==> trial 7: inputs <==
==> flow/design.v (excerpt) <==
module k580vm80a
(
   input         pin_clk,        
   input         pin_f1,         
   input         pin_f2,         
   input         pin_reset,      
   output [15:0] pin_a,          
   output  [7:0] pin_dout,       
   input   [7:0] pin_din,        
   output        pin_aena,       
   output        pin_dena,       
   input         pin_hold,      
   output        pin_hlda,      
   input         pin_ready,     
   output        pin_wait,      
   input         pin_int,       
   output        pin_inte,      
   output        pin_sync,      
   output        pin_dbin,      
   output        pin_wr_n
);
==> flow/config.mk <==
export PLATFORM = sky130hd
export DESIGN_NAME = k580vm80a
export DESIGN_NICKNAME = k580vm80a
export VERILOG_FILES = /design/flow/design.v
export SDC_FILE = /design/flow/constraint.sdc
export NUM_CORES = 4
export LEC_CHECK = 0
export CAP_MARGIN = 20
export CORE_MARGIN = 2
export CORE_UTILIZATION = 72
export CTS_CLUSTER_DIAMETER = 394
export CTS_CLUSTER_SIZE = 99
export PLACE_DENSITY = 0.39
export SETUP_SLACK_MARGIN = -0.3
export SLEW_MARGIN = 20
export TNS_END_PERCENT = 10
==> flow/constraint.sdc <==
create_clock -name core_clock -period 2.98 [get_ports {pin_clk}]
set_input_delay 0.5960 -clock core_clock [delete_from_list [all_inputs] [get_ports {pin_clk}]]
set_output_delay 0.5960 -clock core_clock [all_outputs]
set_load 0.01 [all_outputs]
run.sh (not shown) runs the stock make flow with config.mk's settings and CLKGATE_MAP_FILE=.
==> inputs of trial 91, as changes to trial 7 <==
==> flow/config.mk (replaced) <==
export PLATFORM = sky130hd
export DESIGN_NAME = k580vm80a
export DESIGN_NICKNAME = k580vm80a
export VERILOG_FILES = /design/flow/design.v
export SDC_FILE = /design/flow/constraint.sdc
export NUM_CORES = 4
export LEC_CHECK = 0
export CAP_MARGIN = 35
export CORE_MARGIN = 5
export CORE_UTILIZATION = 40
export CTS_CLUSTER_SIZE = 56
export GPL_TIMING_DRIVEN = 0
export MIN_ROUTING_LAYER = met1
export SLEW_MARGIN = 20
export TNS_END_PERCENT = 40
==> flow/constraint.sdc (replaced) <==
create_clock -name core_clock -period 3.88 [get_ports {pin_clk}]
set_input_delay 0.7760 -clock core_clock [delete_from_list [all_inputs] [get_ports {pin_clk}]]
set_output_delay 0.7760 -clock core_clock [all_outputs]
set_load 0.01 [all_outputs]
==> comparison <==
Trial 7 died in global routing (ODB-0269). Trial 91 ran to the end with violations: negative setup slack.
In area after synthesis, trial 7 and trial 91 do not differ.
In synthesized cell count, trial 7 and trial 91 do not differ.
Between trial 91 and trial 7, the lower die area is in trial 7 (gap about 90%, measured against trial 7).
==> figures <==
| quantity | trial 91 | trial 7 |
|---|---|---|
| Initial Utilization | 40.7% | 72.9% |
| Final estimated routing congestion in global placement | 1.03 | 1.13 |
| Post-CTS resize count | 135 | 63 |
| Estimated wirelength of the detail-placed design | 36.5 mm | 38.2 mm |
| Core region area | 0.0346 mm^2 | 0.0193 mm^2 |
| Num rows | 68 | 51 |
| Die X | 198 um | 144 um |
| Die extent in y | 198 um | 144 um |
| Setup fix buffers added after clock tree synthesis | 59 | 10 |
| Status | finished with violations | did not finish |
| Failing step | - | global routing |
| Layout check failures | negative setup slack | - |
| Instance count after placement with tap cells included | 1828 | 1888 |

---

==> run a <==
Starting RTL as in the previous note.
## k580vm80a
module k580vm80a
(
   input         pin_clk,        
   input         pin_f1,         
   input         pin_f2,         
   input         pin_reset,      
   output [15:0] pin_a,          
   output  [7:0] pin_dout,       
   input   [7:0] pin_din,        
   output        pin_aena,       
   output        pin_dena,       
   input         pin_hold,      
   output        pin_hlda,      
   input         pin_ready,     
   output        pin_wait,      
   input         pin_int,       
   output        pin_inte,      
   output        pin_sync,      
   output        pin_dbin,      
   output        pin_wr_n
);
wire  [7:0]    d;
reg   [7:0]    db, di;
reg   [15:0]   a;
wire           clk, f1, f2;
reg            abufena, db_ena, db_stb, dbin_pin, dbinf2;
reg            reset;
wire           ready;
wire           dbin_ext;
reg            t851, t404, t382, t383, t712, t735, t773;
reg            hold, hlda_pin;
wire           hlda, h889;
reg            wr_n, t1124, t1011, sync;
wire           ready_int;
reg   [15:0]   r16_pc, r16_hl, r16_de, r16_bc, r16_sp, r16_wz, mxo;
wire  [15:0]   mxi;
wire           mxr0, mxr1, mxr2, mxr3, mxr4, mxr5;
wire           mxwh, mxwl, mxrh, mxrl, mxw16, mxwadr;
wire           dec16, inc16, iad16;
  ...
clock: 6.51 ns
lec_check: 0
cap_margin: 25
cell_pad_in_sites_detail_placement: 0
core_margin: 9
core_utilization: 15
cts_cluster_size: 81
hold_slack_margin: -0.07
max_routing_layer: met4
min_routing_layer: met2
place_density_lb_addon: 0.17
setup_slack_margin: -0.13
slew_margin: 20
tns_end_percent: 95
==> run b: changes against run a <==
- CAP_MARGIN: 25 -> 20
- CELL_PAD_IN_SITES_DETAIL_PLACEMENT: 0 -> default
- CORE_MARGIN: 9 -> 2
- CORE_UTILIZATION: 15 -> 40
- CTS_CLUSTER_SIZE: 81 -> default
- HOLD_SLACK_MARGIN: -0.07 -> default
- MAX_ROUTING_LAYER: met4 -> default
- MIN_ROUTING_LAYER: met2 -> default
- PLACE_DENSITY_LB_ADDON: 0.17 -> default
- SETUP_SLACK_MARGIN: -0.13 -> default
- TNS_END_PERCENT: 95 -> default
==> flow/constraint.sdc (replaced) <==
create_clock -name core_clock -period 6.48 [get_ports {pin_clk}]
set_input_delay 1.2960 -clock core_clock [delete_from_list [all_inputs] [get_ports {pin_clk}]]
set_output_delay 1.2960 -clock core_clock [all_outputs]
set_load 0.01 [all_outputs]
==> run c: changes against run a <==
- ABC_AREA: default -> 1
- CAP_MARGIN: 25 -> 20
- CELL_PAD_IN_SITES_DETAIL_PLACEMENT: 0 -> default
- CORE_MARGIN: 9 -> 2
- CORE_UTILIZATION: 15 -> 68
- CTS_CLUSTER_DIAMETER: default -> 360
- CTS_CLUSTER_SIZE: 81 -> 14
- HOLD_SLACK_MARGIN: -0.07 -> default
- MAX_ROUTING_LAYER: met4 -> default
- MIN_ROUTING_LAYER: met2 -> default
- PLACE_DENSITY_LB_ADDON: 0.17 -> 0.06
- SETUP_SLACK_MARGIN: -0.13 -> default
- TNS_END_PERCENT: 95 -> default
==> flow/constraint.sdc (replaced) <==
create_clock -name core_clock -period 3.71 [get_ports {pin_clk}]
set_input_delay 0.7420 -clock core_clock [delete_from_list [all_inputs] [get_ports {pin_clk}]]
set_output_delay 0.7420 -clock core_clock [all_outputs]
set_load 0.01 [all_outputs]
==> run d: changes against run a <==
- ABC_AREA: default -> 1
- CAP_MARGIN: 25 -> 20
- CELL_PAD_IN_SITES_DETAIL_PLACEMENT: 0 -> default
- CORE_MARGIN: 9 -> 2
- CORE_UTILIZATION: 15 -> 66
- CTS_CLUSTER_SIZE: 81 -> 29
- HOLD_SLACK_MARGIN: -0.07 -> default
- MAX_ROUTING_LAYER: met4 -> default
- MIN_ROUTING_LAYER: met2 -> default
- PLACE_DENSITY_LB_ADDON: 0.17 -> default
- SETUP_SLACK_MARGIN: -0.13 -> 0.76
- TNS_END_PERCENT: 95 -> default
==> flow/constraint.sdc (replaced) <==
create_clock -name core_clock -period 3.78 [get_ports {pin_clk}]
set_input_delay 0.7560 -clock core_clock [delete_from_list [all_inputs] [get_ports {pin_clk}]]
set_output_delay 0.7560 -clock core_clock [all_outputs]
set_load 0.01 [all_outputs]
==> results <==
Outcome: run a complete, no violations; run b complete, no violations; run c complete, but fails checks; run d complete, but fails checks
Reasons for failing layout checks: run a -; run b -; run c negative setup slack; run d negative setup slack
Final non-clock buffer share: run a 0.0499; run b 0.0430; run c 0.122; run d 0.120
Number of filler instances in the final layout: run a 10.3k; run b 3,221; run c 859; run d 832
Leakage power summed over all cells: run a 5.81 nW; run b 5.60 nW; run c 6.89 nW; run d 7.11 nW
Busiest layer in global routing: run a met3; run b met2; run c met2; run d met2
Worst-case register-to-register setup slack: run a 0.61 ns; run b 0.46 ns; run c -0.68 ns; run d -0.64 ns
Highest clock rate: run a 170 MHz; run b 166 MHz; run c 228 MHz; run d 226 MHz
Depth of the critical timing path with buffers and inverters included: run a 18; run b 15; run c 24; run d 19
First-pass GRT wire length: run a 93,300 um; run b 71,800 um; run c 72,100 um; run d 81,100 um
R2R Path End: run a r16_wz[15]; run b r16_hl[4]; run c r16_de[12]; run d r16_bc[10]
Cells resized by post-CTS repair: run a 0; run b 0; run c 68; run d 96
Clock-cell share of area: run a 0.0642; run b 0.0596; run c 0.0394; run d 0.0503
Placed cell areas: run a 16,200 um2; run b 15,000 um2; run c 15,100 um2; run d 15,100 um2
Met1 WL: run a 0 um; run b 20,900 um; run c 15,800 um; run d 17,100 um
Placed wire-length estimate after detailed placement: run a 48,300 um; run b 35,600 um; run c 32,700 um; run d 33,800 um
Highest-delay cell along the critical path: run a sky130_fd_sc_hd__edfxtp_1; run b sky130_fd_sc_hd__a21oi_1; run c sky130_fd_sc_hd__edfxtp_1; run d sky130_fd_sc_hd__or4_1
Power figures rest on the tool's default switching activity, not on a simulated workload.
